wip/raven:
Design Cinema, start of the top module:
module Cinema(input [17:0]SW, input clk, input rst, output reg [17:0]LEDR , input [3:0]KEY, output [7:0]HEX0,
			  output [7:0]HEX4, output [7:0]HEX5, output [7:0]HEX6, output [7:0]HEX7, output [7:0]HEX1, output [7:0]HEX2, output [7:0]HEX3);
make LEC_CHECK=0 CAP_MARGIN=15 CORE_MARGIN=2 CORE_UTILIZATION=72 CTS_CLUSTER_DIAMETER=91 CTS_CLUSTER_SIZE=25 SETUP_SLACK_MARGIN=-0.8 SLEW_MARGIN=20 finish   # period 13.7 ns
run.sh (not shown) runs the stock make flow with config.mk's settings and CLKGATE_MAP_FILE=.
Final checks on wip/raven, whose flow otherwise completed, came back failing, citing negative setup slack.
For wip/onyx, these inputs were changed with respect to wip/raven:
# wip/raven
export LEC_CHECK = 0
export CAP_MARGIN = 15
export CORE_MARGIN = 2
export CORE_UTILIZATION = 72
export CTS_CLUSTER_DIAMETER = 91
export CTS_CLUSTER_SIZE = 25
export SETUP_SLACK_MARGIN = -0.8
export SLEW_MARGIN = 20
create_clock -name core_clock -period 13.7 [get_ports {clk}]
# wip/onyx
export LEC_CHECK = 0
export ABC_AREA = 1
export CAP_MARGIN = 0
export CELL_PAD_IN_SITES_GLOBAL_PLACEMENT = 0
export CORE_MARGIN = 2
export CORE_UTILIZATION = 72
export CTS_CLUSTER_SIZE = 79
export MAX_ROUTING_LAYER = met5
export PLACE_DENSITY_LB_ADDON = 0.01
export SLEW_MARGIN = 20
export TNS_END_PERCENT = 80
create_clock -name core_clock -period 13.7 [get_ports {clk}]
### Flow results
| standard-cell row count | wip/onyx vs wip/raven | about 1.8% lower |
| die width | higher: wip/raven |
The final reports for wip/onyx and wip/raven show synthesized cell area lower in the former.
Relative to wip/raven, the portion of the post-synthesis area used by sequential elements of wip/onyx is higher by 0.58 points.
Lower post-synthesis chip area from yosys among wip/raven and wip/onyx: wip/onyx
Count of instances resized after the clock tree is built was higher in wip/onyx than in wip/raven.
wip/onyx improves on wip/raven in die area.
wip/onyx: it failed during 5_1_grt, and the tool reported GRT-0232.
wip/onyx vs. wip/raven: unique cell type count in the Yosys netlist now sits lower, area share of xor/xnor cells in the synthesized design lost 1.0 points.
Here is what was changed in the inputs of wip/harbor compared with wip/onyx.
# wip/onyx
export LEC_CHECK = 0
export ABC_AREA = 1
export CAP_MARGIN = 0
export CELL_PAD_IN_SITES_GLOBAL_PLACEMENT = 0
export CORE_MARGIN = 2
export CORE_UTILIZATION = 72
export CTS_CLUSTER_SIZE = 79
export MAX_ROUTING_LAYER = met5
export PLACE_DENSITY_LB_ADDON = 0.01
export SLEW_MARGIN = 20
export TNS_END_PERCENT = 80
create_clock -name core_clock -period 13.7 [get_ports {clk}]
# wip/harbor
export LEC_CHECK = 0
export ABC_AREA = 0
export CAP_MARGIN = 0
export CELL_PAD_IN_SITES_GLOBAL_PLACEMENT = 0
export CORE_MARGIN = 2
export CORE_UTILIZATION = 70
export CTS_CLUSTER_SIZE = 33
export MAX_ROUTING_LAYER = met5
export PLACE_DENSITY_LB_ADDON = 0.24
export SLEW_MARGIN = 20
export TNS_END_PERCENT = 80
create_clock -name core_clock -period 10.1 [get_ports {clk}]
## What came out
wip/harbor gives more synthesized area than wip/onyx did. Layout checks on wip/harbor: not met. Flow itself completed; violations: negative setup slack. The flow ended early for wip/onyx: it failed with a tool error in 5_1_grt. Min initial standard-cell utilization of the core across wip/harbor and wip/onyx: wip/harbor. The instance count of the mapped netlist of wip/harbor falls short of that of wip/onyx by 248. Xor/xnor share of the synthesized area (lower): wip/onyx. wip/harbor vs wip/onyx: adder and majority cell fraction of the synthesized area down in wip/harbor.
Here is what was changed in the inputs of wip/yarrow compared with wip/harbor.
# wip/harbor
export LEC_CHECK = 0
export ABC_AREA = 0
export CAP_MARGIN = 0
export CELL_PAD_IN_SITES_GLOBAL_PLACEMENT = 0
export CORE_MARGIN = 2
export CORE_UTILIZATION = 70
export CTS_CLUSTER_SIZE = 33
export MAX_ROUTING_LAYER = met5
export PLACE_DENSITY_LB_ADDON = 0.24
export SLEW_MARGIN = 20
export TNS_END_PERCENT = 80
create_clock -name core_clock -period 10.1 [get_ports {clk}]
# wip/yarrow
export LEC_CHECK = 0
export ABC_AREA = 1
export CAP_MARGIN = 0
export CELL_PAD_IN_SITES_GLOBAL_PLACEMENT = 0
export CORE_MARGIN = 2
export CORE_UTILIZATION = 72
export MAX_ROUTING_LAYER = met5
export PLACE_DENSITY_LB_ADDON = 0.01
export SETUP_SLACK_MARGIN = 3.95
export SLEW_MARGIN = 20
export TNS_END_PERCENT = 80
create_clock -name core_clock -period 13.7 [get_ports {clk}]
Results
Each of wip/yarrow and wip/harbor falls short of a clean finish. wip/yarrow does better than wip/harbor on die footprint. Going from wip/harbor to wip/yarrow, sequential cell area fraction in the yosys report grows by 0.58 points. Pre-CTS setup slack for wip/yarrow: 4470 ps up relative to wip/harbor. Summary — synthesized-area fraction occupied by adder cells, wip/yarrow relative to wip/harbor: higher, by 0.26 points. Summary of wip/yarrow over wip/harbor: area reported by Yosys stat now smaller, multiplexer share of the synthesized area now smaller. On starting utilization of the core area, the lower figure sits with wip/harbor, not wip/yarrow.
Inputs modified between wip/yarrow and wip/zinc:
# wip/yarrow
export LEC_CHECK = 0
export ABC_AREA = 1
export CAP_MARGIN = 0
export CELL_PAD_IN_SITES_GLOBAL_PLACEMENT = 0
export CORE_MARGIN = 2
export CORE_UTILIZATION = 72
export MAX_ROUTING_LAYER = met5
export PLACE_DENSITY_LB_ADDON = 0.01
export SETUP_SLACK_MARGIN = 3.95
export SLEW_MARGIN = 20
export TNS_END_PERCENT = 80
create_clock -name core_clock -period 13.7 [get_ports {clk}]
# wip/zinc
export LEC_CHECK = 0
export CAP_MARGIN = 20
export CORE_MARGIN = 2
export CORE_UTILIZATION = 72
export PLACE_DENSITY_LB_ADDON = 0.01
export SLEW_MARGIN = 20
create_clock -name core_clock -period 14.3 [get_ports {clk}]
--- outcome ---
[flow] wip/zinc | stages: complete | final checks: fail | reason: negative setup slack
The share of synthesized cell area in and-or and or-and compound cells number comes out lower for wip/yarrow vs wip/zinc.
Compared with wip/yarrow, wip/zinc shows fraction of synthesized area in multiplexers higher by 2.2 points.
When wip/zinc is set beside wip/yarrow, its area fraction in full adders, half adders and majority gates turns out to be 0.26 points smaller.
NOTE chip area from the yosys synthesis statistics wip/yarrow->wip/zinc increased by a few percent
Compared with wip/yarrow, in wip/zinc number of buffers created by CTS did not really move, post-synthesis share of cell area spent on and, or, nand and nor gates decreased 1.8 points.
Diff wip/yarrow -> wip/zinc | synthesized area | increase of about 2.8%
Diff wip/yarrow -> wip/zinc | post-synthesis cell count | decrease of 9.7%
Relative to wip/yarrow, the total cells reported by yosys after synthesis measured on wip/zinc has decreased by a little under 10%.
In wip/zinc, die size is higher than in wip/yarrow.
Input-level comparison between wip/tundra and wip/zinc:
# wip/zinc
export LEC_CHECK = 0
export CAP_MARGIN = 20
export CORE_MARGIN = 2
export CORE_UTILIZATION = 72
export PLACE_DENSITY_LB_ADDON = 0.01
export SLEW_MARGIN = 20
create_clock -name core_clock -period 14.3 [get_ports {clk}]
# wip/tundra
export LEC_CHECK = 0
export CAP_MARGIN = 20
export CORE_MARGIN = 2
export CORE_UTILIZATION = 72
export PLACE_DENSITY_LB_ADDON = 0.01
export SLEW_MARGIN = 20
create_clock -name core_clock -period 14.5 [get_ports {clk}]
Notes after the runs:
| wip/tundra | all stages done | FAIL | negative setup slack |. Changes observed in wip/tundra relative to wip/zinc: share of the clock period used by the worst path dropped 2.8 points, worst setup slack climbed 370 ps, worst setup slack after placement climbed 42 ps.
